run A:
==> flow/design.v (excerpt) <==
module error_correction # (
    parameter puf_sig_length     = 256,
    parameter ipid_N             = 16
)
(
    input                                clk,
    input                                rst_n,
    input        [1:0]                   pcm_instruction,
    input        [puf_sig_length-1:0]    pcm_puf_in,
    input                                pcm_puf_in_valid,
    input        [$clog2(ipid_N)-1:0]    pcm_ipid_number,
    output logic [puf_sig_length-1:0]    pcm_puf_out,
    output logic                         pcm_puf_out_valid,
    output logic                         pcm_S_c  
);
Size: roughly 1800 flip-flops, roughly 0.081 mm^2 of cells after synthesis.
Settings: LEC_CHECK=0, CAP_MARGIN=20, CORE_MARGIN=2, CORE_UTILIZATION=58, CTS_CLUSTER_SIZE=41, SETUP_SLACK_MARGIN=-0.06, SLEW_MARGIN=20, TNS_END_PERCENT=5; clock period 3.29 ns.
run.sh (not shown) runs the stock make flow with config.mk's settings and CLKGATE_MAP_FILE=.
Run A ran to completion and came out clean on the timing, DRC and antenna checks.
Changes in run B relative to run A:
# run A
export LEC_CHECK = 0
export CAP_MARGIN = 20
export CORE_MARGIN = 2
export CORE_UTILIZATION = 58
export CTS_CLUSTER_SIZE = 41
export SETUP_SLACK_MARGIN = -0.06
export SLEW_MARGIN = 20
export TNS_END_PERCENT = 5
create_clock -name core_clock -period 3.29 [get_ports {clk}]
# run B
export LEC_CHECK = 0
export CAP_MARGIN = 20
export CORE_MARGIN = 2
export CORE_UTILIZATION = 70
export CTS_CLUSTER_SIZE = 47
export SLEW_MARGIN = 20
create_clock -name core_clock -period 2.15 [get_ports {clk}]
==> results <==
As the logs show, run B stopped at global routing (5_1_grt) after a tool error, so it never reached the end of the flow.
Xor and xnor area share after synthesis across run B and run A: no real change.
Starting utilization of the core area (lower): run A
Min full die area across run B and run A: run B
TritonCTS buffer count (run B over run A): decrease, 4.9%
## Diff of input files: run C against run B
# run B
export LEC_CHECK = 0
export CAP_MARGIN = 20
export CORE_MARGIN = 2
export CORE_UTILIZATION = 70
export CTS_CLUSTER_SIZE = 47
export SLEW_MARGIN = 20
create_clock -name core_clock -period 2.15 [get_ports {clk}]
# run C
export LEC_CHECK = 0
export ABC_AREA = 1
export CAP_MARGIN = 20
export CORE_MARGIN = 2
export CORE_UTILIZATION = 72
export CTS_CLUSTER_DIAMETER = 327
export CTS_CLUSTER_SIZE = 96
export PLACE_DENSITY = 0.41
export SETUP_SLACK_MARGIN = 0.64
export SLEW_MARGIN = 20
create_clock -name core_clock -period 2.15 [get_ports {clk}]
Taking run C over run B, the synthesized cell count ratio works out to 2.3. Cmp run B and run C / count of unique library cells instantiated by Yosys / higher: run B. Post-synthesis share of cell area spent on xor and xnor gates: higher on run B. Taking run C as 1.0, run B lands at 0.43 on yosys stat cell total. Mux cell area share after synthesis: run B and run C compared, higher one is run B. Cmp run C vs run B: post-placement worst setup slack higher in run C. Per the comparison of run C with run B, post-synthesis adder-cell area fraction now sits at about the same level; pre-placement core utilization now sits higher; number of rows in the core area now sits higher. Comparing netlist area before placement for run B and run C, the bigger number came from run C. Of the runs run B and run C, none of them finished clean.
For run D, these inputs were changed with respect to run C:
# run C
export LEC_CHECK = 0
export ABC_AREA = 1
export CAP_MARGIN = 20
export CORE_MARGIN = 2
export CORE_UTILIZATION = 72
export CTS_CLUSTER_DIAMETER = 327
export CTS_CLUSTER_SIZE = 96
export PLACE_DENSITY = 0.41
export SETUP_SLACK_MARGIN = 0.64
export SLEW_MARGIN = 20
create_clock -name core_clock -period 2.15 [get_ports {clk}]
# run D
export LEC_CHECK = 0
export CAP_MARGIN = 20
export CORE_MARGIN = 2
export CORE_UTILIZATION = 64
export CTS_CLUSTER_SIZE = 45
export HOLD_SLACK_MARGIN = 0.3
export SETUP_SLACK_MARGIN = 0.61
export SLEW_MARGIN = 20
create_clock -name core_clock -period 2.15 [get_ports {clk}]
### Flow results
Every stage of run D finished as expected; the final checks, on the other hand, flagged negative setup slack, which means the layout fails. [compare] base=run C new=run D: vertical die dimension climbed 0.34%; x dimension of the die grew by about 0.34%; area fraction in mux cells now larger. Standard cell area after detailed placement (run C / run D): 1.11.
The inputs of run E differ from those of run D as listed below.
# run D
export LEC_CHECK = 0
export CAP_MARGIN = 20
export CORE_MARGIN = 2
export CORE_UTILIZATION = 64
export CTS_CLUSTER_SIZE = 45
export HOLD_SLACK_MARGIN = 0.3
export SETUP_SLACK_MARGIN = 0.61
export SLEW_MARGIN = 20
create_clock -name core_clock -period 2.15 [get_ports {clk}]
# run E
export LEC_CHECK = 0
export CAP_MARGIN = 20
export CORE_MARGIN = 2
export CORE_UTILIZATION = 58
export PLACE_DENSITY = 0.6
export SLEW_MARGIN = 20
create_clock -name core_clock -period 3.67 [get_ports {clk}]
==> results <==
TritonCTS buffer count grows by a few percent when moving from run D to run E.
Both conditions hold for run E: the flow ran to the end and the final layout passed the timing, DRC and antenna checks.
Compared with run D, global-route wire length before repair in run E decreased by more than 10%.
In run E relative to run D, wire length had gone down by more than a quarter.
Between run D and run E, finished layout cell area decreased.
From run D to run E the numbers moved as follows: pin count of the biggest net entering global routing shows an increase of 35; sequential fraction of design power climbed 6.2 points; via total after detailed routing shrank by about 20%.

---

## try-juniper
Starting RTL as in the previous note.
make LEC_CHECK=0 ABC_AREA=0 CAP_MARGIN=20 CELL_PAD_IN_SITES_DETAIL_PLACEMENT=2 CELL_PAD_IN_SITES_GLOBAL_PLACEMENT=2 CORE_ASPECT_RATIO=0.56 CORE_MARGIN=2 CORE_UTILIZATION=35 GPL_TIMING_DRIVEN=0 MIN_ROUTING_LAYER=met2 SETUP_SLACK_MARGIN=0.72 SLEW_MARGIN=35 TNS_END_PERCENT=95 finish   # period 5.0 ns
--- input diff try-juniper..try-sierra ---
Settings: CORE_UTILIZATION changed from 35 to 64; CORE_ASPECT_RATIO removed (was 0.56); MIN_ROUTING_LAYER removed (was met2); GPL_TIMING_DRIVEN removed (was 0); CELL_PAD_IN_SITES_DETAIL_PLACEMENT removed (was 2); TNS_END_PERCENT removed (was 95); SETUP_SLACK_MARGIN removed (was 0.72); CELL_PAD_IN_SITES_GLOBAL_PLACEMENT removed (was 2); SLEW_MARGIN changed from 35 to 20; ABC_AREA removed (was 0); the clock period (ns, I/O delays scaled along) changed from 5.0 to 2.21.
### Flow results
To summarise try-sierra: no stage aborted, but the layout did not pass its checks, failing on setup timing. try-sierra vs try-juniper on hold slack: try-sierra is the lower one. Comparing try-sierra and try-juniper, the higher sum of routed wire segments on met1 is on try-sierra. Portion of the clock cycle consumed by the worst path in the final layout (lower): try-juniper. Of the two values seen for class of the tightest hold or removal check, input pin to async pin was produced by try-sierra and flop to flop by try-juniper. Compare try-sierra and try-juniper | combinational power lower: try-juniper. The most congested layer reported by global routing comes out met3 in one run and met2 in the other, namely in try-juniper and try-sierra respectively.
Here is what was changed in the inputs of try-yarrow compared with try-sierra.
Settings: an added SETUP_SLACK_MARGIN of 0.33; an added HOLD_SLACK_MARGIN of 0.3; an added CTS_CLUSTER_SIZE of 54.
--- outcome ---
Count of flip-flops and latches came out exactly the same in try-yarrow and try-sierra. Data arrival time of the worst path in try-yarrow vs try-sierra: up 90 ps. Combinational power (higher): try-yarrow. Global-route usage, try-yarrow and try-sierra: smaller value in try-sierra. No crash in try-yarrow: every stage finished, but the layout fails its final checks due to setup timing.
Setup changes, try-yarrow to try-maple
Settings: clearing SETUP_SLACK_MARGIN, which used to be 0.33; clearing CTS_CLUSTER_SIZE, which used to be 54; putting PLACE_DENSITY at 0.6 where nothing was set; clearing HOLD_SLACK_MARGIN, which used to be 0.3; swapping 64 for 40 in CORE_UTILIZATION; swapping 2.21 for 6.53 in the clock period (ns, I/O delays scaled along).
Notes after the runs:
Side by side, portion of total power attributed to the clock network turned out higher in try-maple than in try-yarrow. Re biggest fanout along the worst timing path: try-maple is 63 up on try-yarrow. Reported for try-maple and try-yarrow, synthesized cell count turned out identical to the last digit. try-maple vs try-yarrow — via count of the first global-routing pass dropped by more than 10%. Summary of try-maple and try-yarrow: one run falls short of a clean finish, namely try-yarrow. Ran to the end and failed final checks on setup timing: try-yarrow.
Input-level comparison between try-cedar and try-maple:
Settings: PLACE_DENSITY: 0.6 -> unset; CTS_CLUSTER_SIZE: unset -> 49; CORE_UTILIZATION: 40 -> 70; the clock period (ns, I/O delays scaled along): 6.53 -> 2.21.
==> comparison <==
- try-cedar against try-maple; die area is down by more than a quarter.
- try-cedar did not run to completion, as it errored out during global routing.
- Total of cells resized after clock tree synthesis came out higher on try-cedar than on try-maple.
- try-maple -> try-cedar: mux contribution to synthesized area delta 0, exact match
- Status: post-synthesis instance area parity (try-cedar, try-maple)
- Sort try-maple and try-cedar by number of instances in the placed design asc -> top: try-cedar
[inputs] try-tundra vs try-cedar
Settings: changing CORE_UTILIZATION from 70 to 40; removing CTS_CLUSTER_SIZE (formerly 49); setting PLACE_DENSITY to 0.6 for the first time; changing the clock period (ns, I/O delays scaled along) from 2.21 to 5.0.
## What came out
- try-tundra: full flow OK, the timing, DRC and antenna checks passed
- In the reports for try-cedar and try-tundra, the smaller horizontal die dimension belongs to try-cedar.
- When try-tundra is measured against try-cedar, its row count turns out about 32% higher.
- Compared with try-cedar, in try-tundra yosys-reported design area after synthesis about even; number of placed instances, taps included picked up an extra 218.
Power is estimated from default activity; no workload was simulated.
